Setup of v17:
## mult_unsigned
module mult_unsigned #(
		parameter WIDTHA = 16,
		parameter WIDTHB = 24,
		parameter PIPELINE_DEPTH = 4
)
(
	input clk,rst,
	input [WIDTHA -1 :0] A,
	input [WIDTHB -1 :0] B,
	output [WIDTHA + WIDTHB - 1:0] result
);
make LEC_CHECK=0 CAP_MARGIN=20 CELL_PAD_IN_SITES_GLOBAL_PLACEMENT=0 CORE_MARGIN=10 CORE_UTILIZATION=56 CTS_CLUSTER_DIAMETER=160 CTS_CLUSTER_SIZE=100 HOLD_SLACK_MARGIN=0.26 MIN_ROUTING_LAYER=met1 PLACE_DENSITY_LB_ADDON=0.3 SETUP_SLACK_MARGIN=0.09 SLEW_MARGIN=10 TNS_END_PERCENT=20 finish   # period 11.8 ns
run.sh (not shown) runs the stock make flow with config.mk's settings and CLKGATE_MAP_FILE=.
v17 completed end to end with timing, DRC and antenna clean.
Inputs modified between v17 and v8:
==> flow/config.mk <==
export PLATFORM = sky130hd
export DESIGN_NAME = mult_unsigned
export DESIGN_NICKNAME = mult_unsigned
export VERILOG_FILES = /design/flow/design.v
export SDC_FILE = /design/flow/constraint.sdc
export NUM_CORES = 4
export LEC_CHECK = 0
export CAP_MARGIN = 20
export CORE_MARGIN = 2
export CORE_UTILIZATION = 64
export SLEW_MARGIN = 20
==> flow/constraint.sdc <==
create_clock -name core_clock -period 5.33 [get_ports {clk}]
set_input_delay 1.0660 -clock core_clock [delete_from_list [all_inputs] [get_ports {clk}]]
set_output_delay 1.0660 -clock core_clock [all_outputs]
set_load 0.01 [all_outputs]
### Flow results
The maximum clock frequency of v8 is higher than that of v17.
v8 finished all stages; however, its layout fails the closing checks, the failures being setup timing.
From v17 to v8 the numbers moved as follows: met2 wire length increased by about 13% relative to the old numbers; clock-pin slew of the registers on the worst-case setup and hold paths closely matched the old numbers.
[v8 vs v17] slack of the critical path: lower in v8
The following lists how v16 was set up differently from v8:
--- a/flow/config.mk
+++ b/flow/config.mk
@@ -7,0 +8 @@
+export ABC_AREA = 1
@@ -10 +11,2 @@
-export CORE_UTILIZATION = 64
+export CORE_UTILIZATION = 72
+export PLACE_DENSITY = 0.78
==> flow/constraint.sdc <==
create_clock -name core_clock -period 5.44 [get_ports {clk}]
set_input_delay 1.0880 -clock core_clock [delete_from_list [all_inputs] [get_ports {clk}]]
set_output_delay 1.0880 -clock core_clock [all_outputs]
set_load 0.01 [all_outputs]
[summary]
Although v16 finished all stages, its layout failed final checks on setup timing.
v8 → v16: area overhead of the layout relative to synthesis down 3.9 points; overall routed net length picked up an extra 10000 µm.
Summary of v16 over v8: signal arrival time at the worst endpoint shrank by 0.11 ns, synthesized area saw an increase, inverter count of the layout excluding clock inverters now larger.
Final-layout setup total negative slack: v16 vs v8 up 4.20 ns
Pin count of the biggest net entering global routing of v16 exceeds that of v8 by more than a quarter.
Relative to v8, global-route usage has increased by 6.8 points in v16.
Input changes introduced in v50 (baseline for comparison: v16):
--- a/flow/config.mk
+++ b/flow/config.mk
@@ -12 +12,2 @@
-export PLACE_DENSITY = 0.78
+export MAX_ROUTING_LAYER = met4
+export SETUP_SLACK_MARGIN = 1.25
==> flow/constraint.sdc <==
create_clock -name core_clock -period 4.33 [get_ports {clk}]
set_input_delay 0.8660 -clock core_clock [delete_from_list [all_inputs] [get_ports {clk}]]
set_output_delay 0.8660 -clock core_clock [all_outputs]
set_load 0.01 [all_outputs]
[summary]
- global routing: v50 exited with error
- As far as net count entering floorplan goes, v16 and v50 are indistinguishable; the numbers are identical.
- Cell count after placement: v50 vs v16 up about 2%
- v16 -> v50: share of flip-flops with an asynchronous set or reset delta 0, exact match
- Sort v50 and v16 by setup slack at placement asc -> top: v50
- Between v50 and v16, it is v50 whose post-CTS setup buffer count is higher, by 39.
- Comparing v50 and v16, the higher placed wire-length estimate after detailed placement was measured on v50.
Edits applied to the flow inputs when going from v50 to v36:
--- a/flow/config.mk
+++ b/flow/config.mk
@@ -12,2 +12 @@
-export MAX_ROUTING_LAYER = met4
-export SETUP_SLACK_MARGIN = 1.25
+export PLACE_DENSITY_LB_ADDON = 0.28
==> flow/constraint.sdc <==
create_clock -name core_clock -period 5.33 [get_ports {clk}]
set_input_delay 1.0660 -clock core_clock [delete_from_list [all_inputs] [get_ports {clk}]]
set_output_delay 1.0660 -clock core_clock [all_outputs]
set_load 0.01 [all_outputs]
[summary]
- Layout checks on v36: not met. Flow itself completed; violations: setup timing.
- Post-placement worst setup slack, v36 and v50, lower one = v50.
- v36 -> v50: synthesized instance count delta 0, exact match
- Total cell area reported by yosys after synthesis: v50 vs v36 identical
- Diff v36..v50 | mean cell area of the mapped netlist | unchanged
- Reported for v36 and v50, area after synthesis turned out identical to the last digit.
- The higher number of placed instances with taps included came out of v50.
- Summary of v36 over v50: post-synthesis share of cell area spent on full adders, half adders and majority gates held; proportion of synthesized chip area in sequential cells held; number of placed I/O pins closely matched the old numbers.
> inputs changed (v36 -> v42)
--- a/flow/config.mk
+++ b/flow/config.mk
@@ -11,0 +12 @@
+export CTS_CLUSTER_DIAMETER = 39
@@ -12,0 +14 @@
+export SETUP_SLACK_MARGIN = 1.59
==> comparison <==
v42 completed end to end; final checks failed (setup timing). v36 -> v42: achievable frequency decreased by more than 10%. [compare] base=v36 new=v42: count of plain and timing-repair buffers in the layout lost about 2%, total number of nets in the final design neither gained nor lost much, post-detailed-routing wire length picked up an extra 36%.
